**flow/design.v**
```verilog
`timescale 1ns / 1ps
module div_iter (
  input div_clk,
  input resetn,
  input div,
  input div_signed,
  input [31:0] x,
  input [31:0] y,
  output [31:0]s,
  output [31:0] r,
  output reg complete
  );
  wire s_sign;
  wire r_sign;
  wire [31:0] x_abs;
  wire [31:0] y_abs;
  assign s_sign = div_signed ? (x[31] ^ y[31]) : 1'b0;
  assign r_sign = div_signed ? x[31] : 1'b0;
  assign x_abs  = div_signed ? (x[31] ? ~x + 32'd1 : x) : x;
  assign y_abs  = div_signed ? (y[31] ? ~y + 32'd1 : y) : y;
  wire [63:0] op_x_tmp;
  wire [32:0] op_x_high;
  wire        op_x_update;
  wire [32:0] sub_res;
  wire [31:0] r_tmp;
  wire [31:0] s_tmp1;
  reg  [63:0] op_x;
  reg  [32:0] op_y;
  reg  [5:0]  count;
  reg  [31:0] s_tmp;
  always @ ( posedge div_clk )
  begin
    if(!resetn)
    begin
      complete <= 1'b0;
      count    <= 6'd0;
      s_tmp    <= 32'd0;
    end
    else if(div&&!complete)
    begin
      if(count == 6'd0)
      begin
        op_x <= {32'd0,x_abs};
        op_y <= {1'b0,y_abs};
      end
      else if(op_x_update)
      begin
        op_x <= {sub_res,op_x_tmp[30:0]};
      end
      else if(!op_x_update)
        op_x <= op_x_tmp;
      count <= count == 6'd32 ? 6'd0 : count + 6'd1;
      complete <= count == 6'd32 ? 1'b1 : complete;
      s_tmp <= {s_tmp1[31:1],op_x_update};
    end
    else if(complete)
      complete <= 1'b0;
  end
assign s_tmp1 = (count == 6'd0) ? s_tmp : s_tmp << 1;
assign op_x_tmp = (count == 6'd0 || count == 6'd1) ? op_x : op_x << 1;
assign op_x_high = op_x_tmp[63:31];
assign sub_res = op_x_high + ~op_y + 1;
assign op_x_update = ~sub_res[32];
assign r_tmp = complete ? op_x[62:31] : 32'd0;
assign s = div_signed ? (s_sign ? ~s_tmp + 32'd1 : s_tmp) : s_tmp;
assign r = div_signed ? (r_sign ? ~r_tmp + 32'd1 : r_tmp) : r_tmp;
endmodule  
```
**flow/run.sh**
```bash
#!/bin/bash
# the make line also repeats each setting of config.mk as NAME=value (left out here)
make -C /OpenROAD-flow-scripts/flow DESIGN_CONFIG=/design/flow/config.mk WORK_HOME=/design/flow/orfs CLKGATE_MAP_FILE= finish
```
**flow/config.mk**
```make
export PLATFORM = sky130hd
export DESIGN_NAME = div_iter
export DESIGN_NICKNAME = div_iter
export VERILOG_FILES = /design/flow/design.v
export SDC_FILE = /design/flow/constraint.sdc
export NUM_CORES = 4
export LEC_CHECK = 0
export ABC_AREA = 1
export CAP_MARGIN = 20
export CORE_MARGIN = 2
export CORE_UTILIZATION = 62
export CTS_CLUSTER_DIAMETER = 374
export CTS_CLUSTER_SIZE = 100
export SLEW_MARGIN = 20
export TNS_END_PERCENT = 10
```
**flow/constraint.sdc**
```tcl
create_clock -name core_clock -period 2.65 [get_ports {div_clk}]
set_input_delay 0.5300 -clock core_clock [delete_from_list [all_inputs] [get_ports {div_clk}]]
set_output_delay 0.5300 -clock core_clock [all_outputs]
set_load 0.01 [all_outputs]
```
==> results of run 1 <==
[per-layer routing]
| metal | overflow | global-route usage (%) |
|---|---|---|
| met1 | 1 | 76.5 |
| met2 | 35 | 95.0 |
| met3 | 2 | 60.8 |
| met4 | 22 | 76.9 |
| met5 | 0 | 30.8 |
[metrics by stage]
| step | setup TNS, ps | std cells |
|---|---|---|
| 2_1_floorplan | -19770 | 1752 |
| 3_3_place_gp | -50110 | 2333 |
| 3_5_place_dp | -57960 | 2333 |
| 4_1_cts | -29760 | 2410 |
[what timing repair did]
item,CTS
cloned,14
endpoints found under the setup margin,96
pin swaps,29
setup buffers,33
resized,295
==> flow_summary.yaml, run 1 <==
# implementation run metrics
placed_design:
  place_ws_ps: -806
  dpl.hpwl_um: 25200
  io_buffers: 132
  gp_congestion: 0.982
  placed_area_um2: 15100
floorplanning:
  fp_util_pct: 62.8
  chipArea_um2: 19900
  die_y_um: 141
  core_area_um2: 18600
  num_rows: 50
  die_x_um: 141
  ioPinCount: 133
logic_synthesis:
  yosys.area_share.simple_pct: 32.2
  adder_share_pct: 4.35
  syn_inst: 1752
  syn_area_per_cell_um2: 6.66
  yosysTopAreaCell: "edfxtp_1"
  ys_types: 49
  async_flop_share_pct: 0
  ys.flop_type: "edfxtp_1"
  synth_area_um2: 11700
  ys_cells: 1752
  synth.top_cells.by_count: "nand2_1 (471), inv_1 (277), nor2_1 (208)"
  aoi_share_pct: 12.7
  yosysWarnings: 1
  yosysMostFrequentCell: "nand2_1"
  logic_family: "simple AND/OR/NAND/NOR gates"
  netlist.area_leader.share_pct: 24.7
  netlist_top_cells_area: "edfxtp_1 (25%), nand2_1 (15%), inv_1 (8.9%)"
  ys_ff: 135
  ys_seq_share_pct: 31.4
  yosys_area_um2: 11700
  edf_count: 96
  synth_nets: 1860
  ys_sh_xor_pct: 7.80
  mux_area_share_pct: 0
grt:
  grtUsageTotal_pct: 77.1
  overflow: 60
clocking:
  htreeDepth: 4
  cts_made_buffers: 17
  clock_sinks: 135
  cts_root_buf: "clkbuf_16"
  clockBufferDepth: 2
  cts_hold_buf: 0
run_status:
  tool.error: "[ERROR GRT-0232] Routing congestion too high. Check the congestion heatmap in the GUI."
  stop_stage: "global routing (5_1_grt)"
  status: "stopped before the end"
==> run 2, diff against run 1 <==
Settings changed: CAP_MARGIN 20 to 30, CELL_PAD_IN_SITES_DETAIL_PLACEMENT set to 1, CORE_MARGIN 2 to 8, CORE_UTILIZATION 62 to 69, CTS_CLUSTER_DIAMETER 374 to not set, CTS_CLUSTER_SIZE 100 to 37, GPL_ROUTABILITY_DRIVEN set to 1, GPL_TIMING_DRIVEN set to 0, HOLD_SLACK_MARGIN set to 0.16, MAX_ROUTING_LAYER set to met4, MIN_ROUTING_LAYER set to met2, PLACE_DENSITY_LB_ADDON set to 0.08, SETUP_SLACK_MARGIN set to 0.87, TNS_END_PERCENT 10 to not set.
Clock period 2.65 ns to 3.33 ns, I/O delays scaled along.
==> run 2 against run 1 <==
Compared with the run above: the run fails in detailed placement (3_5_place_dp); die size rose by 7.0%; synthesized cell count did not move; synthesized area did not move.
==> flow_summary.yaml, run 2 <==
# implementation run metrics
logic_synthesis:
  ys_sh_xor_pct: 7.80
  yosys_area_um2: 11700
  mux_area_share_pct: 0
  synth_area_um2: 11700
  yosysMostFrequentCell: "nand2_1"
  yosysWarnings: 1
  aoi_share_pct: 12.7
  synth.top_cells.by_count: "nand2_1 (471), inv_1 (277), nor2_1 (208)"
  yosysTopAreaCell: "edfxtp_1"
  ys_types: 49
  async_flop_share_pct: 0
  edf_count: 96
  yosys.area_share.simple_pct: 32.2
  syn_area_per_cell_um2: 6.66
  adder_share_pct: 4.35
  netlist_top_cells_area: "edfxtp_1 (25%), nand2_1 (15%), inv_1 (8.9%)"
  ys_cells: 1752
  netlist.area_leader.share_pct: 24.7
  synth_nets: 1860
  syn_inst: 1752
  ys.flop_type: "edfxtp_1"
  ys_seq_share_pct: 31.4
  logic_family: "simple AND/OR/NAND/NOR gates"
  ys_ff: 135
floorplanning:
  num_rows: 47
  die_x_um: 146
  core_area_um2: 16600
  chipArea_um2: 21300
  die_y_um: 146
  ioPinCount: 133
  fp_util_pct: 70.4
placed_design:
  io_buffers: 132
  gp_congestion: 1.02
run_status:
  tool.error: "[ERROR DPL-0033] detailed placement checks failed during check placement."
  stop_stage: "detailed placement (3_5_place_dp)"
  status: "stopped before the end"
## run 2: per-stage QoR
step	instance area (um2)	worst slack (ps)	hold WS [ps]	power [mW]
floorplan	11900	373	446	3.90
global placement	13500	-705	459	4.61
==> run 3, diff against run 2 <==
Settings changed: CAP_MARGIN 30 to 15, CELL_PAD_IN_SITES_DETAIL_PLACEMENT 1 to 2, CELL_PAD_IN_SITES_GLOBAL_PLACEMENT set to 1, CORE_MARGIN 8 to 2, CORE_UTILIZATION 69 to 40, CTS_CLUSTER_DIAMETER set to 338, CTS_CLUSTER_SIZE 37 to 32, GPL_ROUTABILITY_DRIVEN 1 to 0, GPL_TIMING_DRIVEN 0 to not set, HOLD_SLACK_MARGIN 0.16 to not set, MAX_ROUTING_LAYER met4 to not set, MIN_ROUTING_LAYER met2 to not set, PLACE_DENSITY_LB_ADDON 0.08 to 0.28, SETUP_SLACK_MARGIN 0.87 to 0.46, TNS_END_PERCENT set to 75.
Clock period 3.33 ns to 2.95 ns, I/O delays scaled along.
==> run 3 against run 2 <==
Compared with the run above: the run again fails in detailed placement (3_5_place_dp); die size rose by 43%; synthesized area did not move; synthesized cell count unchanged.
==> flow_summary.yaml, run 3 <==
# implementation run metrics
logic_synthesis:
  yosysMostFrequentCell: "nand2_1"
  syn_area_per_cell_um2: 6.66
  ys_cells: 1752
  ys_sh_xor_pct: 7.80
  netlist_top_cells_area: "edfxtp_1 (25%), nand2_1 (15%), inv_1 (8.9%)"
  syn_inst: 1752
  synth_nets: 1860
  yosysTopAreaCell: "edfxtp_1"
  ys.flop_type: "edfxtp_1"
  edf_count: 96
  yosys.area_share.simple_pct: 32.2
  yosys_area_um2: 11700
  yosysWarnings: 1
  async_flop_share_pct: 0
  ys_seq_share_pct: 31.4
  netlist.area_leader.share_pct: 24.7
  synth_area_um2: 11700
  mux_area_share_pct: 0
  ys_ff: 135
  ys_types: 49
  logic_family: "simple AND/OR/NAND/NOR gates"
  synth.top_cells.by_count: "nand2_1 (471), inv_1 (277), nor2_1 (208)"
  aoi_share_pct: 12.7
  adder_share_pct: 4.35
floorplanning:
  die_y_um: 175
  ioPinCount: 133
  num_rows: 62
  die_x_um: 175
  fp_util_pct: 40.7
  chipArea_um2: 30600
  core_area_um2: 28700
run_status:
  status: "stopped before the end"
  tool.error: "[ERROR DPL-0033] detailed placement checks failed during check placement."
  stop_stage: "detailed placement (3_5_place_dp)"
placed_design:
  io_buffers: 132
==> run 3: stage by stage <==
step | cells | setup slack [ps]
floorplan | 1752 | -7.17
global placement | 2432 | -394
==> run 4, diff against run 3 <==
Settings changed: ABC_AREA 1 to not set, CAP_MARGIN 15 to 20, CELL_PAD_IN_SITES_DETAIL_PLACEMENT 2 to not set, CELL_PAD_IN_SITES_GLOBAL_PLACEMENT 1 to 3, CORE_ASPECT_RATIO set to 0.52, CORE_MARGIN 2 to 7, CTS_CLUSTER_DIAMETER 338 to 314, CTS_CLUSTER_SIZE 32 to 46, GPL_ROUTABILITY_DRIVEN 0 to not set, PLACE_DENSITY_LB_ADDON 0.28 to 0.01, SETUP_SLACK_MARGIN 0.46 to not set, TNS_END_PERCENT 75 to 5.
Clock period 2.95 ns to 5.0 ns, I/O delays scaled along.
==> run 4 against run 3 <==
Compared with the run above: the run now finishes clean; synthesized cell count is 29% lower; synthesized area is 11% lower; die size is 0.68% higher.
==> flow_summary.yaml, run 4 <==
# generated from flow reports
timing:
  fin_setup_tns_ps: 0
  drv_slew: 0
  clock.fmax_mhz: 206
  tightestPinTransition_ps: 769
  fin_crit_sh_pct: 96.9
  holdWs_ps: 472
  setup_viol: 0
  slew_headroom_pct: 47.4
  fin_ws_ps: 154
  fin_skew_ps: 11.0
  hold_viol_final: 0
  rsz0062_at_grt: "false"
  layout_min_cycle_time_ps: 4850
floorplanning:
  fp_util_pct: 40.7
  ioPinCount: 133
  die_x_um: 237
  core_area_um2: 25400
  die_y_um: 130
  chipArea_um2: 30800
  num_rows: 42
logic_synthesis:
  synth_nets: 1344
  netlist.area_leader.share_pct: 27.9
  logic_family: "simple AND/OR/NAND/NOR gates"
  ys_sh_xor_pct: 11.4
  aoi_share_pct: 18.6
  adder_share_pct: 4.92
  edf_count: 96
  yosys.area_share.simple_pct: 19.6
  mux_area_share_pct: 5.51
  yosysMostFrequentCell: "nand2_1"
  ys_types: 60
  synth_area_um2: 10300
  synth.top_cells.by_count: "nand2_1 (173), nor2_1 (115), a21oi_1 (103)"
  yosys_area_um2: 10300
  syn_area_per_cell_um2: 8.36
  async_flop_share_pct: 0
  ys_ff: 135
  netlist_top_cells_area: "edfxtp_1 (28%), dfxtp_1 (7.6%), nand2_1 (6.3%)"
  ys_seq_share_pct: 35.4
  yosysWarnings: 1
  syn_inst: 1236
  yosysTopAreaCell: "edfxtp_1"
  ys_cells: 1236
  ys.flop_type: "edfxtp_1"
placed_design:
  dpl.hpwl_um: 24800
  gp_congestion: 0.918
  place_ws_ps: 288
  io_buffers: 132
pwr:
  power_frac_clock_pct: 33.1
  p_leak_nw: 4.75
  switchingPower_mw: 1.35
  p_per_area_nw_per_um2: 316
  power_leader: "registers"
  seq_power_share_pct: 33.7
  combinationalPowerShare_pct: 33.2
  pg_comb_mw: 1.34
  pwr.group.sequential_mw: 1.36
  vdd_drop_max_v: 0.000235
  switching_share_pct: 33.5
  intPower_mw: 2.68
  pg_clk_mw: 1.33
flow_run:
  warning_count: 29
  cap_violations: 0
routing:
  drc_errors: 0
  vias_per_cell: 5.45
  ant_nets: 0
  firstDrtPassIters: 5
  num_vias: 9410
  post_drt_wl_per_cell_um: 18.6
  wl_um: 32000
  drt_iter0_drc: 832
clocking:
  clockBufferDepth: 2
  clk_pin_slew_ps: 60
  clock_sinks: 135
  cts_hold_buf: 0
  cts_root_buf: "clkbuf_16"
  cts_tree: "done"
  cts_made_buffers: 17
  worstSkewPairLatency_ps: 440
  htreeDepth: 4
worst_setup_path:
  worstSetupPathDepth: 9
  ff2ff_path_depth: 17
  critical_path_class: "reg2out"
  critPathArrivalTime_ps: 3850
  crit_path_max_incr_delay_ps: 600
  crit_family: "simple AND/OR/NAND/NOR gates"
  r2r_start: "count[0]$_SDFFE_PN0P_"
  timing.critical_path.buf_inv: 1
  crit_path_end_kind: "primary output"
  cp-startpoint: "s_tmp[2]$_SDFFE_PN0P_"
  rrSetupSlack_ps: 310
  crit_path_end: "s[30]"
  crit_chain: "nor4_1 -> nand2_1 -> or3_1 -> nor3b_2 -> and3_1 -> nand3_1 -> o41ai_1 -> xnor2_1 -> clkdlybuf4s50_1"
  slowest_stage: "clkdlybuf4s50_1"
  path_max_fanout: 6
  worst_setup_path_start_kind: "register"
  r2r_end: "op_x[51]$_SDFFCE_PP0P_"
  cp.required_ps: 4000
final_layout:
  area_growth_syn_to_layout_pct: 23.5
  final_core_util_pct: 50.3
  final_net_count: 1468
run_status:
  status: "timing/DRC/antenna clean"
grt:
  grt_pass1_vias: 8784
  grtUsageTotal_pct: 20.7
  grt_max_degree: 58
  grt_pass1_wl_um: 50600
  antenna_found_initial: 0
  overflow: 0
min_path:
  holdPathEnd: "s_tmp[31]$_SDFFE_PN0P_"
  hp-class: "reg2reg"
  hold_depth: 2
  min_from: "s_tmp[31]$_SDFFE_PN0P_"
-- run 4: timing repair --
item / in CTS / in global routing
endpoints found under the setup margin: 0 / 6
setup buffers: 0 / 0
gates resized: 0 / 4
-- run 4: final cells by class --
type                            count  area [um2]
Antenna cell                        1        2.50
Clock buffer                       18         429
Clock inverter                     14         183
Fill cell                        2456       12600
Inverter                           55         206
Multi-Input combinational cell    984        6250
Sequential cell                   135        3660
Tap cell                          352         440
Timing Repair Buffer              167        1600
-- run 4: per-stage QoR --
stage,area [um2],cells,total power [mW]
final,12800,1726,4.04
after global routing,12800,1725,4.24
after CTS,12700,1725,4.05
after detailed placement,12100,1693,2.70
after global placement,12100,1693,2.71
after floorplan,10300,1236,2.27
-- run 4: routing by layer --
metal / part of all wire, % / GRT usage [%] / vias up / wire length [um]
met2: 39 / 27.6 / 286 / 12400
met3: 6.5 / 4.60 / 23 / 2090
met4: 1.1 / 5.03 / 0 / 362
met5: 0 / 0 / - / 0
met1: 54 / 32.7 / 4436 / 17200
li1: - / - / 4665 / -
==> run 5, diff against run 4 <==
Settings changed: ABC_AREA set to 1, CELL_PAD_IN_SITES_GLOBAL_PLACEMENT 3 to 0, CORE_ASPECT_RATIO 0.52 to 1.23, CORE_MARGIN 7 to 2, CORE_UTILIZATION 40 to 70, CTS_CLUSTER_DIAMETER 314 to not set, CTS_CLUSTER_SIZE 46 to 15, GPL_ROUTABILITY_DRIVEN set to 0, GPL_TIMING_DRIVEN set to 1, HOLD_SLACK_MARGIN set to 0.29, PLACE_DENSITY_LB_ADDON 0.01 to 0.15, SETUP_SLACK_MARGIN set to 1.23, SLEW_MARGIN 20 to 40, TNS_END_PERCENT 5 to 40.
Clock period 5.0 ns to 4.49 ns, I/O delays scaled along.
==> run 5 against run 4 <==
Compared with the run above: the flow now stops in global routing (5_1_grt); synthesized area grew 13%; die size down 42%; synthesized cell count rose by 42%.
==> flow_summary.yaml, run 5 <==
# implementation run metrics
run_status:
  status: "stopped before the end"
  stop_stage: "global routing (5_1_grt)"
  tool.error: "[ERROR DPL-0038] Utilization greater than 100%, impossible to legalize"
logic_synthesis:
  ys_cells: 1752
  adder_share_pct: 4.35
  syn_inst: 1752
  ys_seq_share_pct: 31.4
  netlist.area_leader.share_pct: 24.7
  edf_count: 96
  yosys_area_um2: 11700
  ys_types: 49
  async_flop_share_pct: 0
  synth.top_cells.by_count: "nand2_1 (471), inv_1 (277), nor2_1 (208)"
  logic_family: "simple AND/OR/NAND/NOR gates"
  syn_area_per_cell_um2: 6.66
  netlist_top_cells_area: "edfxtp_1 (25%), nand2_1 (15%), inv_1 (8.9%)"
  ys_ff: 135
  yosysWarnings: 1
  mux_area_share_pct: 0
  yosysTopAreaCell: "edfxtp_1"
  ys_sh_xor_pct: 7.80
  yosysMostFrequentCell: "nand2_1"
  synth_nets: 1860
  yosys.area_share.simple_pct: 32.2
  aoi_share_pct: 12.7
  synth_area_um2: 11700
  ys.flop_type: "edfxtp_1"
placed_design:
  io_buffers: 132
  dpl.hpwl_um: 22600
clocking:
  cts_hold_buf: 0
  clock_sinks: 135
  cts_root_buf: "clkbuf_16"
  htreeDepth: 4
  cts_made_buffers: 17
  clockBufferDepth: 2
floorplanning:
  chipArea_um2: 17700
  core_area_um2: 16400
  die_y_um: 147
  num_rows: 52
  ioPinCount: 133
  fp_util_pct: 71.2
  die_x_um: 120
==> run 5: per-stage QoR <==
step | worst slack, ps | cell area (um2) | total power, mW | util, % | cells
2_1_floorplan | 1250 | 11700 | 2.84 | - | 1752
3_3_place_gp | 473 | 13100 | 3.25 | 80.0 | 2068
3_5_place_dp | 389 | 13100 | 3.31 | 80.0 | 2068
4_1_cts | 1070 | 14800 | 5.00 | 90.5 | 2151
==> run 5: repair_timing <==
action                                  in CTS
pin swaps                                   36
resized                                    273
gates cloned                                10
setup buffers                               41
endpoints found under the setup margin      96
==> run 6, diff against run 5 <==
Settings changed: ABC_AREA 1 to not set, CELL_PAD_IN_SITES_GLOBAL_PLACEMENT 0 to not set, CORE_ASPECT_RATIO 1.23 to 1.0, CORE_MARGIN 2 to 9, CORE_UTILIZATION 70 to 59, CTS_CLUSTER_DIAMETER set to 218, CTS_CLUSTER_SIZE 15 to 74, GPL_ROUTABILITY_DRIVEN 0 to not set, GPL_TIMING_DRIVEN 1 to not set, HOLD_SLACK_MARGIN 0.29 to 0.18, MAX_ROUTING_LAYER set to met4, PLACE_DENSITY_LB_ADDON 0.15 to 0.27, SETUP_SLACK_MARGIN 1.23 to 0.06, SLEW_MARGIN 40 to 30, TNS_END_PERCENT 40 to not set.
Clock period 4.49 ns to 3.44 ns, I/O delays scaled along.
==> run 6 against run 5 <==
Compared with the run above: now fails the layout checks on negative setup slack; synthesized cell count shrank 29%; die size up 27%; synthesized area decreased by 11%.
==> flow_summary.yaml, run 6 <==
# generated from flow reports
run_status:
  so_faults: "negative setup slack"
  status: "failed layout checks"
min_path:
  hold_depth: 2
  min_from: "s_tmp[31]$_SDFFE_PN0P_"
  holdPathEnd: "s_tmp[31]$_SDFFE_PN0P_"
  hp-class: "reg2reg"
pwr:
  p_leak_nw: 6.36
  vdd_drop_max_v: 0.000410
  switching_share_pct: 35.9
  pwr.group.sequential_mw: 1.97
  p_per_area_nw_per_um2: 456
  switchingPower_mw: 2.45
  finalPower_mw: 6.83
  pg_comb_mw: 2.89
  pg_clk_mw: 1.97
  power_leader: "combinational logic"
  intPower_mw: 4.38
  seq_power_share_pct: 28.9
  combinationalPowerShare_pct: 42.3
  power_frac_clock_pct: 28.8
logic_synthesis:
  syn_area_per_cell_um2: 8.36
  ys_types: 60
  ys_seq_share_pct: 35.4
  synth_area_um2: 10300
  mux_area_share_pct: 5.51
  edf_count: 96
  aoi_share_pct: 18.6
  yosys_area_um2: 10300
  yosysWarnings: 1
  ys_ff: 135
  ys.flop_type: "edfxtp_1"
  synth_nets: 1344
  netlist_top_cells_area: "edfxtp_1 (28%), dfxtp_1 (7.6%), nand2_1 (6.3%)"
  ys_cells: 1236
  ys_sh_xor_pct: 11.4
  async_flop_share_pct: 0
  logic_family: "simple AND/OR/NAND/NOR gates"
  netlist.area_leader.share_pct: 27.9
  syn_inst: 1236
  yosysMostFrequentCell: "nand2_1"
  adder_share_pct: 4.92
  yosysTopAreaCell: "edfxtp_1"
  yosys.area_share.simple_pct: 19.6
  synth.top_cells.by_count: "nand2_1 (173), nor2_1 (115), a21oi_1 (103)"
grt:
  grt_pass1_wl_um: 56600
  grtUsageTotal_pct: 32.0
  overflow: 0
  antenna_found_initial: 0
  grt_pass1_vias: 10928
  grt_max_degree: 58
timing:
  fin_skew_ps: 14.0
  layout_min_cycle_time_ps: 4130
  tightestPinTransition_ps: 770
  slew_headroom_pct: 48.3
  setup_viol: 49
  holdWs_ps: 492
  drv_slew: 0
  rsz0062_at_grt: "true"
  clock.fmax_mhz: 242
  fin_ws_ps: -685
  fin_crit_sh_pct: 120
  hold_viol_final: 0
floorplanning:
  core_area_um2: 16900
  num_rows: 47
  die_x_um: 150
  chipArea_um2: 22600
  die_y_um: 150
  fp_util_pct: 61.2
  ioPinCount: 133
clocking:
  clock_sinks: 135
  cts_root_buf: "clkbuf_16"
  clockBufferDepth: 2
  htreeDepth: 4
  cts_hold_buf: 0
  clk_pin_slew_ps: 70
  cts_made_buffers: 17
  cts_tree: "done"
  worstSkewPairLatency_ps: 450
worst_setup_path:
  slowest_stage: "dfxtp_2"
  crit_path_end_kind: "register"
  cp.required_ps: 3710
  worstSetupPathDepth: 19
  crit_path_max_incr_delay_ps: 340
  path_max_fanout: 7
  crit_chain: "nor3_4 -> buf_6 -> nand3b_4 -> and2_4 -> buf_12 -> mux2i_4 -> ha_4 -> fa_2 -> nand2b_4 -> a21oi_4 -> o211ai_1 -> a211oi_4 -> o21ai_2 -> mux2i_4 -> nor2_4 -> buf_12 -> buf_12 -> nand2_1 -> a21oi_1"
  cp-startpoint: "count[4]$_SDFFE_PN0P_"
  ff2ff_path_depth: 19
  crit_family: "simple AND/OR/NAND/NOR gates"
  crit_path_end: "op_x[35]$_SDFFCE_PP0P_"
  crit_top_cell: "buf_12"
  r2r_start: "count[4]$_SDFFE_PN0P_"
  rrSetupSlack_ps: -690
  r2r_end: "op_x[35]$_SDFFCE_PP0P_"
  critical_path_class: "reg2reg"
  timing.critical_path.buf_inv: 4
  critPathArrivalTime_ps: 4400
  worst_setup_path_start_kind: "register"
flow_run:
  cap_violations: 0
  warning_count: 32
final_layout:
  area_growth_syn_to_layout_pct: 44.8
  final_net_count: 1669
  finalInstanceArea_um2: 15000
  final_core_util_pct: 88.6
  final_cell_count_no_fill: 1794
routing:
  drc_errors: 0
  num_vias: 11735
  antenna_cells: 0
  firstDrtPassIters: 7
  post_drt_wl_per_cell_um: 22.4
  ant_nets: 0
  wl_um: 40200
  drt_iter0_drc: 1864
  vias_per_cell: 6.54
placed_design:
  io_buffers: 132
  dpl.hpwl_um: 22800
  gp_congestion: 0.958
  placed_area_um2: 13300
  dp.cells: 1726
run 6: layer usage:
metal / vias up / part of all wire (%) / routed length [um] / track usage, %
li1: 5062 / - / - / -
met2: 963 / 46 / 18300 / 50.0
met1: 5489 / 37 / 15000 / 39.9
met5: - / 0 / 0 / -
met3: 221 / 12 / 4820 / 6.12
met4: 0 / 5.1 / 2050 / 13.0
run 6: stage by stage:
step           setup WS [ps]  TNS, ps
4_1_cts                 -408   -12400
5_1_grt                 -815   -27790
3_5_place_dp            -564   -16620
6_report                -685   -22480
2_1_floorplan           -409   -10880
3_3_place_gp            -443   -12160
run 6: layout make-up:
type,count,area [um2]
fill,786,1920
multi-input combinational,984,7040
timing repair buffer,368,3150
clock buffer,17,425
sequential,135,3670
inverter,55,206
tap,220,275
clock inverter,15,191
run 6: what timing repair did:
item | CTS | global route
cloned | 2 | 1
endpoints found under the setup margin | 90 | 80
gates resized | 190 | 110
setup buffers | 19 | 17
pin swaps | 33 | 50
==> run 7, diff against run 6 <==
Settings changed: ABC_AREA set to 0, CELL_PAD_IN_SITES_GLOBAL_PLACEMENT set to 0, CORE_ASPECT_RATIO 1.0 to 0.5, CORE_MARGIN 9 to 4, CORE_UTILIZATION 59 to 46, CTS_CLUSTER_DIAMETER 218 to 238, CTS_CLUSTER_SIZE 74 to 80, GPL_ROUTABILITY_DRIVEN set to 0, GPL_TIMING_DRIVEN set to 1, HOLD_SLACK_MARGIN 0.18 to 0.13, MAX_ROUTING_LAYER met4 to not set, PLACE_DENSITY set to 0.39, PLACE_DENSITY_LB_ADDON 0.27 to not set, SETUP_SLACK_MARGIN 0.06 to 0.12, SLEW_MARGIN 30 to 40, TNS_END_PERCENT set to 40.
Clock period 3.44 ns to 4.04 ns, I/O delays scaled along.
==> run 7 against run 6 <==
Compared with the run above: now clean on timing, DRC and antenna; sequential share of layout area up 1.7 points; critical path depth down 1; clock power down 18%; synthesized area unchanged; register-to-register slack better by 780 ps; clock-buffer cell count up 8; fmax up 4.6%; final area down 6.3%; critical endpoint is now op_x[40]$_SDFFCE_PP0P_.
==> flow_summary.yaml, run 7 <==
# generated from flow reports
run_status:
  status: "timing/DRC/antenna clean"
routing:
  post_drt_wl_per_cell_um: 17.7
  num_vias: 9725
  firstDrtPassIters: 6
  vias_per_cell: 5.56
  wl_um: 31000
  ant_nets: 0
  drc_errors: 0
  antenna_cells: 0
  drt_iter0_drc: 666
min_path:
  holdPathEnd: "s_tmp[31]$_SDFFE_PN0P_"
  min_from: "s_tmp[31]$_SDFFE_PN0P_"
  hp-class: "reg2reg"
  hold_depth: 2
pwr:
  intPower_mw: 3.62
  seq_power_share_pct: 30.9
  combinationalPowerShare_pct: 39.5
  p_leak_nw: 5.54
  pg_comb_mw: 2.15
  power_leader: "combinational logic"
  p_per_area_nw_per_um2: 388
  switching_share_pct: 33.3
  vdd_drop_max_v: 0.000244
  finalPower_mw: 5.44
  pwr.group.sequential_mw: 1.68
  power_frac_clock_pct: 29.6
  switchingPower_mw: 1.81
  pg_clk_mw: 1.61
clocking:
  htreeDepth: 4
  cts_made_buffers: 17
  clockBufferDepth: 2
  worstSkewPairLatency_ps: 430
  cts_tree: "done"
  clk_pin_slew_ps: 60
  clock_sinks: 135
  cts_root_buf: "clkbuf_16"
worst_setup_path:
  cp-startpoint: "count[4]$_SDFFE_PN0P_"
  cp.required_ps: 4220
  r2r_end: "op_x[40]$_SDFFCE_PP0P_"
  worstSetupPathDepth: 18
  slowest_stage: "fa_2"
  crit_path_end_kind: "register"
  worst_setup_path_start_kind: "register"
  ff2ff_path_depth: 18
  crit_chain: "nor3_4 -> nand3b_1 -> and2_4 -> buf_6 -> mux2i_4 -> ha_2 -> fa_2 -> nand2b_4 -> a21oi_2 -> o211ai_1 -> buf_4 -> a211oi_4 -> o21ai_2 -> mux2i_4 -> nor2_4 -> buf_12 -> mux2i_2 -> nor2_1"
  crit_top_cell: "mux2i_4"
  crit_path_max_incr_delay_ps: 370
  r2r_start: "count[4]$_SDFFE_PN0P_"
  crit_family: "simple AND/OR/NAND/NOR gates"
  rrSetupSlack_ps: 100
  timing.critical_path.buf_inv: 3
  critical_path_class: "reg2reg"
  path_max_fanout: 7
  crit_path_end: "op_x[40]$_SDFFCE_PP0P_"
  critPathArrivalTime_ps: 4120
floorplanning:
  ioPinCount: 133
  num_rows: 38
  chipArea_um2: 25100
  fp_util_pct: 47.3
  die_x_um: 220
  die_y_um: 114
  core_area_um2: 21900
timing:
  tightestPinTransition_ps: 817
  holdWs_ps: 491
  fin_ws_ps: 96.0
  layout_min_cycle_time_ps: 3940
  drv_slew: 0
  fin_crit_sh_pct: 97.6
  hold_viol_final: 0
  clock.fmax_mhz: 254
  fin_skew_ps: 8.87
  rsz0062_at_grt: "true"
  slew_headroom_pct: 44.8
  setup_viol: 0
logic_synthesis:
  ys_sh_xor_pct: 11.4
  logic_family: "simple AND/OR/NAND/NOR gates"
  mux_area_share_pct: 5.51
  yosys.area_share.simple_pct: 19.6
  syn_area_per_cell_um2: 8.36
  ys_cells: 1236
  synth_nets: 1344
  ys_types: 60
  yosysTopAreaCell: "edfxtp_1"
  aoi_share_pct: 18.6
  ys.flop_type: "edfxtp_1"
  syn_inst: 1236
  netlist.area_leader.share_pct: 27.9
  yosysWarnings: 1
  edf_count: 96
  async_flop_share_pct: 0
  ys_seq_share_pct: 35.4
  synth_area_um2: 10300
  ys_ff: 135
  adder_share_pct: 4.92
  synth.top_cells.by_count: "nand2_1 (173), nor2_1 (115), a21oi_1 (103)"
  yosys_area_um2: 10300
  yosysMostFrequentCell: "nand2_1"
  netlist_top_cells_area: "edfxtp_1 (28%), dfxtp_1 (7.6%), nand2_1 (6.3%)"
grt:
  grt_pass1_wl_um: 48300
  grtUsageTotal_pct: 24.2
  antenna_found_initial: 0
  grt_pass1_vias: 9430
  overflow: 0
  grt_max_degree: 58
flow_run:
  cap_violations: 0
  warning_count: 32
final_layout:
  final_net_count: 1545
  fill_cells: 1851
  area_growth_syn_to_layout_pct: 35.7
  finalInstanceArea_um2: 14000
placed_design:
  placed_area_um2: 12500
  place_ws_ps: -114
  io_buffers: 132
  dpl.hpwl_um: 22600
## run 7: cell type report
type	count	area [um2]	area share, %
clock buffer	25	526	3.75
sequential	135	3670	26.2
clock inverter	7	88.8	0.633
inverter	55	206	1.47
tap	300	375	2.68
multi-input combinational	985	6830	48.7
timing repair buffer	243	2330	16.6
## run 7: layer usage
layer | vias up | part of all wire, % | global-route usage [%]
li1 | 4815 | - | -
met1 | 4591 | 48 | 34.0
met2 | 295 | 43 | 35.7
met3 | 24 | 8.4 | 8.76
met4 | 0 | 1.1 | 5.94
met5 | - | 0 | 0
## run 7: what timing repair did
action                                  in CTS  in global routing
cloned                                       2                  2
resized                                     49                112
hold buffers                                 0                  0
pin swaps                                   11                 39
setup buffers                               16                 11
endpoints found under the setup margin      56                 58
## run 7: per-stage QoR
| step | util [%] | instances | TNS, ps |
|---|---|---|---|
| floorplan | - | 1236 | 0 |
| global placement | 57.0 | 1687 | -59.5 |
| detailed placement | 57.0 | 1687 | -407 |
| CTS | 61.3 | 1737 | 0 |
| global route | 64.1 | 1750 | -249 |
| finish | 64.1 | 1750 | 0 |
==> run 8, diff against run 7 <==
Settings changed: ABC_AREA 0 to 1, CORE_MARGIN 4 to 2, CORE_UTILIZATION 46 to 38, CTS_CLUSTER_DIAMETER 238 to not set, CTS_CLUSTER_SIZE 80 to 58, PLACE_DENSITY 0.39 to 0.4, SETUP_SLACK_MARGIN 0.12 to 0.56, SLEW_MARGIN 40 to 30.
Clock period 4.04 ns to 7.6 ns, I/O delays scaled along.
==> run 8 against run 7 <==
Compared with the run above: power is 47% lower; largest cell class unchanged; via count is 14% higher; largest power group unchanged; synthesized cell count is 42% higher; critical path type is now in2out; cell count is 30% higher; synthesized area is 13% higher; sequential cell count stayed put; clock power is 45% lower.
==> flow_summary.yaml, run 8 <==
# generated from flow reports
grt:
  overflow: 0
  grt_pass1_wl_um: 54200
  antenna_found_initial: 3
  grt_max_degree: 61
  grtUsageTotal_pct: 21.4
  grt_pass1_vias: 10483
placed_design:
  io_buffers: 132
  placed_area_um2: 13300
  dpl.hpwl_um: 26700
clocking:
  clockBufferDepth: 2
  worstSkewPairLatency_ps: 440
  clk_pin_slew_ps: 60
  cts_tree: "done"
  htreeDepth: 4
  cts_hold_buf: 0
  cts_made_buffers: 17
  cts_root_buf: "clkbuf_16"
  clock_sinks: 135
  post_cts_resized: 0
  cts_setup_buffers: 0
logic_synthesis:
  syn_inst: 1752
  yosys.area_share.simple_pct: 32.2
  ys_types: 49
  ys_ff: 135
  ys.flop_type: "edfxtp_1"
  syn_area_per_cell_um2: 6.66
  synth_area_um2: 11700
  mux_area_share_pct: 0
  async_flop_share_pct: 0
  ys_sh_xor_pct: 7.80
  yosysWarnings: 1
  yosysTopAreaCell: "edfxtp_1"
  netlist_top_cells_area: "edfxtp_1 (25%), nand2_1 (15%), inv_1 (8.9%)"
  netlist.area_leader.share_pct: 24.7
  ys_cells: 1752
  edf_count: 96
  adder_share_pct: 4.35
  ys_seq_share_pct: 31.4
  synth_nets: 1860
  logic_family: "simple AND/OR/NAND/NOR gates"
  synth.top_cells.by_count: "nand2_1 (471), inv_1 (277), nor2_1 (208)"
  yosysMostFrequentCell: "nand2_1"
  yosys_area_um2: 11700
  aoi_share_pct: 12.7
final_layout:
  finalInstanceArea_um2: 13900
  final_net_count: 1973
  area_growth_syn_to_layout_pct: 19.3
  fill_cells: 3171
min_path:
  min_from: "s_tmp[31]$_SDFFE_PN0P_"
  holdPathEnd: "s_tmp[31]$_SDFFE_PN0P_"
  hp-class: "reg2reg"
  hold_depth: 2
worst_setup_path:
  cp-startpoint: "div_signed"
  crit_path_end: "s[25]"
  critPathArrivalTime_ps: 5070
  crit_path_max_incr_delay_ps: 750
  crit_chain: "clkdlybuf4s50_1 -> nand2_1 -> inv_1 -> o21ai_2 -> inv_2 -> nand2_1 -> o21ai_1 -> xor2_1 -> inv_1 -> clkdlybuf4s50_1"
  rrSetupSlack_ps: 2680
  crit_path_end_kind: "primary output"
  cp.required_ps: 6080
  r2r_end: "op_x[52]$_SDFFCE_PP0P_"
  r2r_start: "count[1]$_SDFFE_PN0P_"
  worstSetupPathDepth: 10
  critical_path_class: "in2out"
  ff2ff_path_depth: 19
  timing.critical_path.buf_inv: 5
  path_max_fanout: 23
  crit_family: "buffers and inverters"
  slowest_stage: "o21ai_2"
  worst_setup_path_start_kind: "input pin"
pwr:
  vdd_drop_max_v: 0.000162
  power_frac_clock_pct: 30.7
  p_leak_nw: 6.75
  seq_power_share_pct: 31.8
  p_per_area_nw_per_um2: 205
  combinationalPowerShare_pct: 37.5
  switching_share_pct: 36.8
  switchingPower_mw: 1.05
  pg_clk_mw: 0.878
  pg_comb_mw: 1.07
  pwr.group.sequential_mw: 0.909
  intPower_mw: 1.80
  power_leader: "combinational logic"
  finalPower_mw: 2.86
timing:
  drv_slew: 0
  setup_viol: 0
  clock.fmax_mhz: 152
  slew_headroom_pct: 45.8
  fin_skew_ps: 10.3
  fin_setup_tns_ps: 0
  hold_viol_final: 0
  tightestPinTransition_ps: 813
  rsz0062_at_grt: "false"
  layout_min_cycle_time_ps: 6590
  fin_crit_sh_pct: 86.7
routing:
  drt_iter0_drc: 639
  firstDrtPassIters: 5
  ant_nets: 0
  wl_um: 33900
  num_vias: 11046
  drc_errors: 0
  vias_per_cell: 4.85
  antenna_cells: 0
  post_drt_wl_per_cell_um: 14.9
run_status:
  status: "timing/DRC/antenna clean"
floorplanning:
  chipArea_um2: 32200
  num_rows: 45
  fp_util_pct: 38.5
  core_area_um2: 30300
  die_x_um: 252
  ioPinCount: 133
  die_y_um: 128
flow_run:
  warning_count: 30
  cap_violations: 0
-- run 8: cell type report --
cell class,instances,area [um2],area share (%)
clock buffers,20,500,3.60
clock inverters,12,135,0.971
inverters,284,1070,7.69
multi-input cells,1286,6670,47.9
flip-flops and latches,135,3660,26.3
well taps,399,499,3.59
repair buffers,141,1380,9.94
-- run 8: metrics by stage --
step           utilization, %  worst slack, ps  instances  hold slack [ps]
3_3_place_gp             43.9             1060       2245              485
5_1_grt                  46.0              755       2277              524
4_1_cts                  46.0             1030       2277              485
2_1_floorplan               -             2270       1752              446
3_5_place_dp             43.9             1040       2245              475
6_report                 46.0             1010       2277              483
-- run 8: metal layers --
metal	vias up	share of wire, %	routed length [um]	track usage (%)
met3	35	5.4	1850	4.57
met1	5009	51	17400	30.6
met2	222	42	14100	33.0
li1	5776	-	-	-
met4	4	1.3	451	5.26
met5	-	0.080	27	0
==> run 9, diff against run 8 <==
Settings changed: CORE_ASPECT_RATIO 0.5 to 1.04, CORE_UTILIZATION 38 to 69, CTS_CLUSTER_DIAMETER set to 201, CTS_CLUSTER_SIZE 58 to 80, PLACE_DENSITY 0.4 to not set, PLACE_DENSITY_LB_ADDON set to 0.19, SETUP_SLACK_MARGIN 0.56 to not set, SLEW_MARGIN 30 to 40.
Clock period 7.6 ns to 3.1 ns, I/O delays scaled along.
==> run 9 against run 8 <==
Compared with the run above: the run now fails in clock tree synthesis (4_1_cts); synthesized cell count stayed put; die size is 44% lower; synthesized area stayed put.
==> flow_summary.yaml, run 9 <==
# implementation run metrics
run_status:
  status: "stopped before the end"
  stop_stage: "clock tree synthesis (4_1_cts)"
  tool.error: "[ERROR DPL-0033] detailed placement checks failed during check placement."
logic_synthesis:
  ys_ff: 135
  edf_count: 96
  synth.top_cells.by_count: "nand2_1 (471), inv_1 (277), nor2_1 (208)"
  ys_seq_share_pct: 31.4
  ys.flop_type: "edfxtp_1"
  adder_share_pct: 4.35
  mux_area_share_pct: 0
  synth_area_um2: 11700
  yosys.area_share.simple_pct: 32.2
  ys_cells: 1752
  yosysWarnings: 1
  yosysTopAreaCell: "edfxtp_1"
  syn_area_per_cell_um2: 6.66
  logic_family: "simple AND/OR/NAND/NOR gates"
  netlist.area_leader.share_pct: 24.7
  aoi_share_pct: 12.7
  netlist_top_cells_area: "edfxtp_1 (25%), nand2_1 (15%), inv_1 (8.9%)"
  yosys_area_um2: 11700
  ys_types: 49
  ys_sh_xor_pct: 7.80
  async_flop_share_pct: 0
  synth_nets: 1860
  syn_inst: 1752
  yosysMostFrequentCell: "nand2_1"
floorplanning:
  ioPinCount: 133
  core_area_um2: 16600
  fp_util_pct: 70.4
  die_y_um: 137
  chipArea_um2: 18000
  num_rows: 48
  die_x_um: 132
placed_design:
  dpl.hpwl_um: 25300
  placed_area_um2: 14300
  io_buffers: 132
[run 9: stage by stage]
step / utilization [%] / setup TNS, ps / std cells / setup WS [ps]
after global placement: 86.1 / -16590 / 2226 / -400
after detailed placement: 86.1 / -24250 / 2226 / -458
after floorplan: - / -590 / 1752 / -37.6
==> run 10, diff against run 9 <==
Settings changed: CELL_PAD_IN_SITES_GLOBAL_PLACEMENT 0 to not set, CORE_ASPECT_RATIO 1.04 to 1.42, CORE_UTILIZATION 69 to 62, CTS_CLUSTER_DIAMETER 201 to 129, CTS_CLUSTER_SIZE 80 to not set, GPL_ROUTABILITY_DRIVEN 0 to not set, GPL_TIMING_DRIVEN 1 to not set, HOLD_SLACK_MARGIN 0.13 to 0.27, MAX_ROUTING_LAYER set to met4, MIN_ROUTING_LAYER set to met1, PLACE_DENSITY_LB_ADDON 0.19 to 0.1, SLEW_MARGIN 40 to 20, TNS_END_PERCENT 40 to not set.
Clock period 3.1 ns to 6.36 ns, I/O delays scaled along.
==> run 10 against run 9 <==
Compared with the run above: the run now finishes clean; die size increased by 11%; synthesized cell count did not move; synthesized area did not move.
==> flow_summary.yaml, run 10 <==
# generated from flow reports
run_status:
  status: "timing/DRC/antenna clean"
pwr:
  pwr.group.sequential_mw: 1.09
  finalPower_mw: 3.29
  vdd_drop_max_v: 0.000175
  switching_share_pct: 37.9
  power_leader: "combinational logic"
  intPower_mw: 2.04
  power_frac_clock_pct: 29.3
  seq_power_share_pct: 33.0
  combinationalPowerShare_pct: 37.8
  p_per_area_nw_per_um2: 241
  pg_comb_mw: 1.24
  switchingPower_mw: 1.25
  p_leak_nw: 6.73
  pg_clk_mw: 0.964
logic_synthesis:
  edf_count: 96
  netlist_top_cells_area: "edfxtp_1 (25%), nand2_1 (15%), inv_1 (8.9%)"
  synth_area_um2: 11700
  ys_cells: 1752
  ys.flop_type: "edfxtp_1"
  aoi_share_pct: 12.7
  async_flop_share_pct: 0
  netlist.area_leader.share_pct: 24.7
  syn_inst: 1752
  yosysTopAreaCell: "edfxtp_1"
  ys_sh_xor_pct: 7.80
  adder_share_pct: 4.35
  yosysWarnings: 1
  syn_area_per_cell_um2: 6.66
  yosys_area_um2: 11700
  yosys.area_share.simple_pct: 32.2
  synth.top_cells.by_count: "nand2_1 (471), inv_1 (277), nor2_1 (208)"
  ys_ff: 135
  mux_area_share_pct: 0
  synth_nets: 1860
  yosysMostFrequentCell: "nand2_1"
  logic_family: "simple AND/OR/NAND/NOR gates"
  ys_seq_share_pct: 31.4
  ys_types: 49
final_layout:
  flop_area_um2: 3660
  finalInstanceArea_um2: 13700
  fill_cells: 1547
  logic_area_um2: 6670
  area_growth_syn_to_layout_pct: 17.2
  final_net_count: 1974
routing:
  num_vias: 11345
  drt_iter0_drc: 809
  vias_per_cell: 5.34
  firstDrtPassIters: 5
  drc_errors: 0
  antenna_cells: 0
  post_drt_wl_per_cell_um: 13.7
  wl_um: 29000
  ant_nets: 0
min_path:
  holdPathEnd: "s_tmp[31]$_SDFFE_PN0P_"
  hp-class: "reg2reg"
  hold_depth: 2
  min_from: "s_tmp[31]$_SDFFE_PN0P_"
placed_design:
  placed_area_um2: 13100
  io_buffers: 132
  place_ws_ps: 864
  gp_congestion: 0.934
  dpl.hpwl_um: 22700
worst_setup_path:
  crit_path_end_kind: "primary output"
  critical_path_class: "in2out"
  crit_chain: "clkdlybuf4s50_1 -> nand2_1 -> inv_1 -> o21ai_2 -> inv_2 -> nand2_1 -> o21ai_1 -> xor2_1 -> inv_1 -> clkdlybuf4s50_1"
  path_max_fanout: 18
  r2r_end: "op_x[48]$_SDFFCE_PP0P_"
  cp.required_ps: 5090
  cp-startpoint: "div_signed"
  ff2ff_path_depth: 19
  crit_path_max_incr_delay_ps: 580
  crit_family: "buffers and inverters"
  rrSetupSlack_ps: 1360
  worstSetupPathDepth: 10
  r2r_start: "count[0]$_SDFFE_PN0P_"
  critPathArrivalTime_ps: 4230
  crit_path_end: "s[25]"
  worst_setup_path_start_kind: "input pin"
  timing.critical_path.buf_inv: 5
  slowest_stage: "o21ai_2"
flow_run:
  warning_count: 28
  cap_violations: 0
timing:
  layout_min_cycle_time_ps: 5500
  slew_headroom_pct: 32.6
  tightestPinTransition_ps: 1010
  fin_skew_ps: 11.2
  drv_slew: 0
  clock.fmax_mhz: 182
  setup_viol: 0
  fin_setup_tns_ps: 0
  hold_viol_final: 0
  rsz0062_at_grt: "false"
  fin_ws_ps: 858
  fin_crit_sh_pct: 86.5
grt:
  overflow: 0
  antenna_found_initial: 0
  grt_pass1_wl_um: 48300
  grt_pass1_vias: 10666
  grt_max_degree: 52
  grtUsageTotal_pct: 30.4
floorplanning:
  num_rows: 59
  die_y_um: 168
  die_x_um: 119
  ioPinCount: 133
  chipArea_um2: 20000
  fp_util_pct: 63.5
  core_area_um2: 18400
clocking:
  post_cts_resized: 0
  clk_pin_slew_ps: 70
  clockBufferDepth: 2
  cts_tree: "done"
  clock_sinks: 135
  htreeDepth: 4
  cts_hold_buf: 0
  cts_made_buffers: 17
  worstSkewPairLatency_ps: 440
  cts_root_buf: "clkbuf_16"
  cts_setup_buffers: 0
[run 10: layout make-up]
type / count / area share, %
multi-input cells: 1286 / 48.7
clock inverters: 14 / 0.924
inverters: 284 / 7.81
flip-flops and latches: 135 / 26.8
well taps: 244 / 2.23
clock buffers: 18 / 3.29
repair buffers: 142 / 10.2
[run 10: layer usage]
| layer | up-vias | GRT usage (%) | part of all wire, % | routed length (um) |
|---|---|---|---|---|
| li1 | 5774 | - | - | - |
| met1 | 5184 | 36.1 | 43 | 12400 |
| met2 | 317 | 52.1 | 50 | 14400 |
| met3 | 70 | 3.71 | 4.3 | 1230 |
| met4 | 0 | 12.6 | 3.1 | 894 |
| met5 | - | - | 0 | 0 |
[run 10: stage by stage]
step	utilization (%)	hold slack, ps	std cells
after detailed placement	71.3	478	2091
after global placement	71.3	468	2091
final	74.4	487	2123
after floorplan	-	446	1752
after global routing	74.4	530	2123
after CTS	74.4	488	2123
==> run 11, diff against run 10 <==
Settings changed: CELL_PAD_IN_SITES_GLOBAL_PLACEMENT set to 0, CORE_ASPECT_RATIO 1.42 to 1.23, CORE_UTILIZATION 62 to 58, CTS_CLUSTER_DIAMETER 129 to 201, CTS_CLUSTER_SIZE set to 80, GPL_ROUTABILITY_DRIVEN set to 0, GPL_TIMING_DRIVEN set to 1, HOLD_SLACK_MARGIN 0.27 to 0.13, MAX_ROUTING_LAYER met4 to not set, MIN_ROUTING_LAYER met1 to not set, PLACE_DENSITY set to 0.4, PLACE_DENSITY_LB_ADDON 0.1 to not set, TNS_END_PERCENT set to 40.
Clock period 6.36 ns to 3.11 ns, I/O delays scaled along.
==> run 11 against run 10 <==
Compared with the run above: now fails the layout checks on negative setup slack; combinational power increased to 3.5 times the previous value; core utilization is 11 points higher; critical path type is now reg2reg; critical endpoint is now op_x[52]$_SDFFCE_PP0P_; sequential cell count did not move; highest routed layer unchanged; non-clock buffer count is 211 higher.
==> flow_summary.yaml, run 11 <==
# generated from flow reports
floorplanning:
  fp_util_pct: 59.1
  die_y_um: 161
  chipArea_um2: 21300
  num_rows: 57
  die_x_um: 132
  ioPinCount: 133
  core_area_um2: 19800
logic_synthesis:
  ys_sh_xor_pct: 7.80
  ys.flop_type: "edfxtp_1"
  netlist_top_cells_area: "edfxtp_1 (25%), nand2_1 (15%), inv_1 (8.9%)"
  edf_count: 96
  mux_area_share_pct: 0
  yosysWarnings: 1
  synth_nets: 1860
  aoi_share_pct: 12.7
  yosys_area_um2: 11700
  yosys.area_share.simple_pct: 32.2
  adder_share_pct: 4.35
  synth_area_um2: 11700
  netlist.area_leader.share_pct: 24.7
  ys_types: 49
  async_flop_share_pct: 0
  logic_family: "simple AND/OR/NAND/NOR gates"
  ys_ff: 135
  syn_area_per_cell_um2: 6.66
  syn_inst: 1752
  ys_cells: 1752
  synth.top_cells.by_count: "nand2_1 (471), inv_1 (277), nor2_1 (208)"
  ys_seq_share_pct: 31.4
  yosysTopAreaCell: "edfxtp_1"
  yosysMostFrequentCell: "nand2_1"
placed_design:
  dpl.hpwl_um: 24400
  dp.cells: 2274
  io_buffers: 132
  placed_area_um2: 14400
  place_ws_ps: -445
timing:
  fin_crit_sh_pct: 117
  drv_slew: 0
  tightestPinTransition_ps: 504
  setup_viol: 37
  fin_skew_ps: 16.8
  fin_ws_ps: -535
  fin_setup_tns_ps: -10200
  layout_min_cycle_time_ps: 3650
  clock.fmax_mhz: 274
  rsz0062_at_grt: "true"
  hold_viol_final: 0
  slew_headroom_pct: 66.1
worst_setup_path:
  rrSetupSlack_ps: -540
  r2r_end: "op_x[52]$_SDFFCE_PP0P_"
  critPathArrivalTime_ps: 3830
  critical_path_class: "reg2reg"
  crit_path_max_incr_delay_ps: 330
  r2r_start: "count[1]$_SDFFE_PN0P_"
  cp-startpoint: "count[1]$_SDFFE_PN0P_"
  worstSetupPathDepth: 21
  crit_chain: "inv_2 -> ha_4 -> inv_2 -> nor3_4 -> nand2_2 -> nand2_8 -> bufbuf_16 -> buf_4 -> o21ai_4 -> ha_4 -> buf_4 -> nand2_1 -> nor2_1 -> inv_1 -> buf_4 -> nor2_1 -> nand2_1 -> nand2_1 -> nand2_1 -> a21oi_2 -> nor2_1"
  crit_family: "simple AND/OR/NAND/NOR gates"
  timing.critical_path.buf_inv: 7
  worst_setup_path_start_kind: "register"
  cp.required_ps: 3300
  crit_path_end: "op_x[52]$_SDFFCE_PP0P_"
  ff2ff_path_depth: 21
  slowest_stage: "dfxtp_2"
  crit_top_cell: "nand2_1"
  crit_path_end_kind: "register"
  path_max_fanout: 6
run_status:
  status: "failed layout checks"
  so_faults: "negative setup slack"
final_layout:
  final_core_util_pct: 85.1
  final_net_count: 2188
  fill_cells: 1213
  final_cell_count_no_fill: 2358
  area_growth_syn_to_layout_pct: 44.0
  finalInstanceArea_um2: 16800
pwr:
  vdd_drop_max_v: 0.000428
  power_leader: "combinational logic"
  combinationalPowerShare_pct: 49.8
  power_frac_clock_pct: 24.3
  seq_power_share_pct: 25.9
  p_per_area_nw_per_um2: 513
  switching_share_pct: 39.9
  p_leak_nw: 8.27
  switchingPower_mw: 3.44
  pg_clk_mw: 2.09
  pg_comb_mw: 4.30
  intPower_mw: 5.19
  pwr.group.sequential_mw: 2.24
routing:
  drt_iter0_drc: 1446
  ant_nets: 0
  vias_per_cell: 5.68
  wl_um: 41100
  antenna_cells: 0
  post_drt_wl_per_cell_um: 17.4
  drc_errors: 0
  num_vias: 13397
  firstDrtPassIters: 10
grt:
  grt_pass1_vias: 12614
  grt_max_degree: 44
  grt_pass1_wl_um: 61000
  overflow: 0
  antenna_found_initial: 0
  grtUsageTotal_pct: 35.6
clocking:
  clock_sinks: 135
  cts_made_buffers: 17
  cts_tree: "done"
  clockBufferDepth: 2
  worstSkewPairLatency_ps: 440
  cts_hold_buf: 0
  clk_pin_slew_ps: 70
  htreeDepth: 4
  cts_root_buf: "clkbuf_16"
min_path:
  holdPathEnd: "s_tmp[31]$_SDFFE_PN0P_"
  min_from: "s_tmp[31]$_SDFFE_PN0P_"
  hp-class: "reg2reg"
  hold_depth: 2
flow_run:
  warning_count: 33
  cap_violations: 0
==> run 11: through the flow <==
stage,total power [mW],hold slack (ps)
finish,8.63,477
CTS,8.13,477
global route,8.95,502
global placement,5.25,455
detailed placement,5.33,467
floorplan,4.09,446
==> run 11: metal layers <==
| layer | vias to the layer above | GRT usage [%] | part of all wire, % | wire, um |
|---|---|---|---|---|
| met3 | 259 | 6.91 | 9.0 | 3700 |
| li1 | 6226 | - | - | - |
| met1 | 6089 | 41.4 | 37 | 15200 |
| met2 | 823 | 61.8 | 47 | 19300 |
| met5 | - | 0 | 0 | 0 |
| met4 | 0 | 19.7 | 6.9 | 2830 |
==> run 11: area by class of cell <==
class                      instances  area, um2  share of cell area (%)
inverter                         284       1080                    6.44
tap                              265        332                    1.97
clock buffer                      18        429                    2.55
clock inverter                    14        163                   0.967
multi-input combinational       1289       7940                    47.2
timing repair buffer             353       3200                    19.0
sequential                       135       3670                    21.8
==> run 11: what timing repair did <==
action,4_1_cts,5_1_grt
setup buffers,36,7
endpoints found under the setup margin,92,69
pin swaps,43,21
cloned,9,0
gates resized,311,73
==> run 12, diff against run 11 <==
Settings changed: ABC_AREA 1 to not set, CELL_PAD_IN_SITES_GLOBAL_PLACEMENT 0 to not set, CORE_ASPECT_RATIO 1.23 to not set, CORE_UTILIZATION 58 to 68, CTS_CLUSTER_DIAMETER 201 to 96, CTS_CLUSTER_SIZE 80 to not set, GPL_ROUTABILITY_DRIVEN 0 to not set, GPL_TIMING_DRIVEN 1 to not set, HOLD_SLACK_MARGIN 0.13 to not set, PLACE_DENSITY 0.4 to not set, TNS_END_PERCENT 40 to not set.
Clock period 3.11 ns to 3.52 ns, I/O delays scaled along.
==> run 12 against run 11 <==
Compared with the run above: the flow now stops in global routing (5_1_grt); die size shrank 24%; synthesized area fell by 11%; synthesized cell count fell by 29%.
==> flow_summary.yaml, run 12 <==
# implementation run metrics
run_status:
  status: "stopped before the end"
  stop_stage: "global routing (5_1_grt)"
  tool.error: "[ERROR DPL-0038] Utilization greater than 100%, impossible to legalize"
logic_synthesis:
  adder_share_pct: 4.92
  synth_area_um2: 10300
  syn_area_per_cell_um2: 8.36
  yosys_area_um2: 10300
  ys.flop_type: "edfxtp_1"
  async_flop_share_pct: 0
  yosysWarnings: 1
  aoi_share_pct: 18.6
  yosysMostFrequentCell: "nand2_1"
  ys_seq_share_pct: 35.4
  netlist_top_cells_area: "edfxtp_1 (28%), dfxtp_1 (7.6%), nand2_1 (6.3%)"
  edf_count: 96
  synth_nets: 1344
  logic_family: "simple AND/OR/NAND/NOR gates"
  ys_cells: 1236
  mux_area_share_pct: 5.51
  synth.top_cells.by_count: "nand2_1 (173), nor2_1 (115), a21oi_1 (103)"
  ys_types: 60
  syn_inst: 1236
  netlist.area_leader.share_pct: 27.9
  yosysTopAreaCell: "edfxtp_1"
  ys_ff: 135
  yosys.area_share.simple_pct: 19.6
  ys_sh_xor_pct: 11.4
floorplanning:
  die_x_um: 127
  ioPinCount: 133
  num_rows: 45
  die_y_um: 127
  chipArea_um2: 16200
  fp_util_pct: 68.7
  core_area_um2: 15000
clocking:
  clockBufferDepth: 2
  cts_hold_buf: 0
  cts_root_buf: "clkbuf_16"
  htreeDepth: 4
  clock_sinks: 135
  cts_made_buffers: 17
placed_design:
  dpl.hpwl_um: 23300
  io_buffers: 132
  gp_congestion: 0.985
  place_ws_ps: -526
## run 12: metrics by stage
step,instance area (um2),std cells,setup TNS [ps],total power [mW]
2_1_floorplan,10500,1236,-8240,3.30
3_5_place_dp,13100,1667,-14590,4.17
4_1_cts,14600,1722,-10080,6.41
3_3_place_gp,13100,1667,-8820,4.08
## run 12: what timing repair did
action,in CTS
pin swaps,37
hold endpoints to repair,0
cloned,4
endpoints found under the setup margin,75
setup buffers,19
resized,196
==> run 13, diff against run 12 <==
Settings changed: ABC_AREA set to 0, CELL_PAD_IN_SITES_GLOBAL_PLACEMENT set to 0, CORE_ASPECT_RATIO set to 1.23, CORE_UTILIZATION 68 to 72, CTS_CLUSTER_DIAMETER 96 to 369, CTS_CLUSTER_SIZE set to 15, GPL_ROUTABILITY_DRIVEN set to 0, GPL_TIMING_DRIVEN set to 1, HOLD_SLACK_MARGIN set to 0.13, PLACE_DENSITY_LB_ADDON set to 0.0, SETUP_SLACK_MARGIN set to 0.26, TNS_END_PERCENT set to 40.
Clock period 3.52 ns to 2.09 ns, I/O delays scaled along.
==> run 13 against run 12 <==
Compared with the run above: the flow stops in detailed placement (3_5_place_dp); synthesized cell count unchanged; synthesized area unchanged; die size shrank 5.4%.
==> flow_summary.yaml, run 13 <==
# implementation run metrics
logic_synthesis:
  ys_sh_xor_pct: 11.4
  ys.flop_type: "edfxtp_1"
  netlist_top_cells_area: "edfxtp_1 (28%), dfxtp_1 (7.6%), nand2_1 (6.3%)"
  yosysTopAreaCell: "edfxtp_1"
  yosys_area_um2: 10300
  mux_area_share_pct: 5.51
  yosysMostFrequentCell: "nand2_1"
  ys_cells: 1236
  ys_seq_share_pct: 35.4
  syn_area_per_cell_um2: 8.36
  adder_share_pct: 4.92
  synth.top_cells.by_count: "nand2_1 (173), nor2_1 (115), a21oi_1 (103)"
  ys_ff: 135
  edf_count: 96
  yosysWarnings: 1
  netlist.area_leader.share_pct: 27.9
  aoi_share_pct: 18.6
  synth_area_um2: 10300
  syn_inst: 1236
  logic_family: "simple AND/OR/NAND/NOR gates"
  ys_types: 60
  async_flop_share_pct: 0
  yosys.area_share.simple_pct: 19.6
  synth_nets: 1344
floorplanning:
  ioPinCount: 133
  num_rows: 48
  core_area_um2: 14100
  die_y_um: 137
  die_x_um: 112
  fp_util_pct: 73.5
  chipArea_um2: 15300
run_status:
  tool.error: "[ERROR DPL-0038] Utilization greater than 100%, impossible to legalize"
  stop_stage: "detailed placement (3_5_place_dp)"
  status: "stopped before the end"
placed_design:
  io_buffers: 132
-- run 13: metrics by stage --
stage	cells	worst slack, ps	TNS, ps
floorplan	1236	-1760	-71500
global placement	1796	-1740	-127690
==> run 14, diff against run 13 <==
Settings changed: ABC_AREA 0 to not set, CELL_PAD_IN_SITES_GLOBAL_PLACEMENT 0 to not set, CORE_ASPECT_RATIO 1.23 to 1.38, CORE_MARGIN 2 to 7, CORE_UTILIZATION 72 to 53, CTS_CLUSTER_DIAMETER 369 to 314, CTS_CLUSTER_SIZE 15 to 89, GPL_ROUTABILITY_DRIVEN 0 to not set, GPL_TIMING_DRIVEN 1 to not set, HOLD_SLACK_MARGIN 0.13 to not set, PLACE_DENSITY set to 0.35, PLACE_DENSITY_LB_ADDON 0.0 to not set, SETUP_SLACK_MARGIN 0.26 to not set, TNS_END_PERCENT 40 to 5.
Clock period 2.09 ns to 5.0 ns, I/O delays scaled along.
==> run 14 against run 13 <==
Compared with the run above: now clean on timing, DRC and antenna; die size up 54%; synthesized cell count unchanged; synthesized area unchanged.
==> flow_summary.yaml, run 14 <==
# generated from flow reports
floorplanning:
  die_x_um: 133
  fp_util_pct: 54.5
  num_rows: 59
  chipArea_um2: 23700
  ioPinCount: 133
  core_area_um2: 19000
  die_y_um: 178
clocking:
  htreeDepth: 4
  cts_setup_buffers: 0
  clockBufferDepth: 2
  cts_made_buffers: 17
  worstSkewPairLatency_ps: 430
  clock_sinks: 135
  cts_tree: "done"
  cts_root_buf: "clkbuf_16"
  clk_pin_slew_ps: 70
timing:
  slew_headroom_pct: 28.6
  clock.fmax_mhz: 214
  setup_viol: 0
  layout_min_cycle_time_ps: 4680
  fin_setup_tns_ps: 0
  holdWs_ps: 491
  drv_slew: 0
  fin_crit_sh_pct: 93.7
  hold_viol_final: 0
  fin_skew_ps: 9.98
  rsz0062_at_grt: "false"
  tightestPinTransition_ps: 1070
pwr:
  p_per_area_nw_per_um2: 307
  p_leak_nw: 4.71
  power_leader: "registers"
  pg_comb_mw: 1.28
  intPower_mw: 2.51
  pwr.group.sequential_mw: 1.36
  switching_share_pct: 34.6
  power_frac_clock_pct: 31.4
  combinationalPowerShare_pct: 33.3
  pg_clk_mw: 1.20
  switchingPower_mw: 1.33
  vdd_drop_max_v: 0.000253
  seq_power_share_pct: 35.3
logic_synthesis:
  synth_nets: 1344
  syn_inst: 1236
  yosys_area_um2: 10300
  ys_seq_share_pct: 35.4
  adder_share_pct: 4.92
  async_flop_share_pct: 0
  ys.flop_type: "edfxtp_1"
  syn_area_per_cell_um2: 8.36
  yosys.area_share.simple_pct: 19.6
  mux_area_share_pct: 5.51
  aoi_share_pct: 18.6
  logic_family: "simple AND/OR/NAND/NOR gates"
  netlist_top_cells_area: "edfxtp_1 (28%), dfxtp_1 (7.6%), nand2_1 (6.3%)"
  edf_count: 96
  ys_sh_xor_pct: 11.4
  synth.top_cells.by_count: "nand2_1 (173), nor2_1 (115), a21oi_1 (103)"
  yosysWarnings: 1
  yosysTopAreaCell: "edfxtp_1"
  synth_area_um2: 10300
  netlist.area_leader.share_pct: 27.9
  yosysMostFrequentCell: "nand2_1"
  ys_cells: 1236
  ys_types: 60
  ys_ff: 135
placed_design:
  io_buffers: 132
  dpl.hpwl_um: 19500
  gp_congestion: 0.910
final_layout:
  final_net_count: 1460
  area_growth_syn_to_layout_pct: 21.2
  final_core_util_pct: 66.0
worst_setup_path:
  crit_path_end: "r[28]"
  cp.required_ps: 4000
  critical_path_class: "reg2out"
  crit_chain: "or3_1 -> nor4_1 -> nand3b_1 -> a21oi_1 -> a21boi_0 -> nor2_1 -> o31ai_1 -> a31oi_1 -> clkdlybuf4s50_1"
  r2r_start: "count[0]$_SDFFE_PN0P_"
  crit_path_end_kind: "primary output"
  worst_setup_path_start_kind: "register"
  rrSetupSlack_ps: 370
  cp-startpoint: "op_x[37]$_SDFFCE_PP0P_"
  timing.critical_path.buf_inv: 1
  worstSetupPathDepth: 9
  ff2ff_path_depth: 16
  critPathArrivalTime_ps: 3680
  slowest_stage: "clkdlybuf4s50_1"
  crit_family: "simple AND/OR/NAND/NOR gates"
  crit_path_max_incr_delay_ps: 490
  path_max_fanout: 6
  r2r_end: "op_x[31]$_DFFE_PP_"
routing:
  wl_um: 25900
  vias_per_cell: 5.71
  dr_wl_met3_um: 1350
  num_vias: 9188
  ant_nets: 0
  topRoutingLayerUsed: "met4"
  post_drt_wl_per_cell_um: 16.1
  met2_length_um: 11900
  antenna_cells: 0
  drc_errors: 0
  wl_met1_um: 12100
  drt_iter0_drc: 559
  firstDrtPassIters: 5
min_path:
  holdPathEnd: "s_tmp[31]$_SDFFE_PN0P_"
  hp-class: "reg2reg"
  hold_depth: 2
  min_from: "s_tmp[31]$_SDFFE_PN0P_"
grt:
  grt_pass1_wl_um: 42800
  grtUsageTotal_pct: 21.8
  overflow: 0
  antenna_found_initial: 0
  grt_pass1_vias: 8822
  grt_max_degree: 58
flow_run:
  warning_count: 30
  cap_violations: 0
run_status:
  status: "timing/DRC/antenna clean"
run 14: routing by layer:
| metal | track usage [%] | up-vias |
|---|---|---|
| met5 | 0 | - |
| met4 | 7.65 | 0 |
| met3 | 4.06 | 39 |
| met2 | 35.1 | 270 |
| met1 | 29.2 | 4235 |
| li1 | - | 4644 |
run 14: what timing repair did:
item / CTS / global route
hold buffers: 0 / 0
gates resized: 0 / 1
endpoints found under the setup margin: 0 / 2
endpoints found under the hold margin: 0 / 0
run 14: per-stage QoR:
step,power [mW],setup WS (ps),std cells,instance area (um2)
detailed placement,2.64,421,1577,11900
CTS,3.86,211,1609,12500
floorplan,2.27,437,1236,10300
finish,3.84,317,1609,12500
global placement,2.64,495,1577,11900
global route,4.06,21.9,1609,12500
run 14: cell type report:
cell class	instances	area (um2)
tap	244	305
sequential	135	3660
multi-input combinational	984	6220
timing repair buffer	159	1550
clock buffer	17	425
inverter	55	206
fill	1667	6450
clock inverter	15	146
Power is estimated from default activity; no workload was simulated.
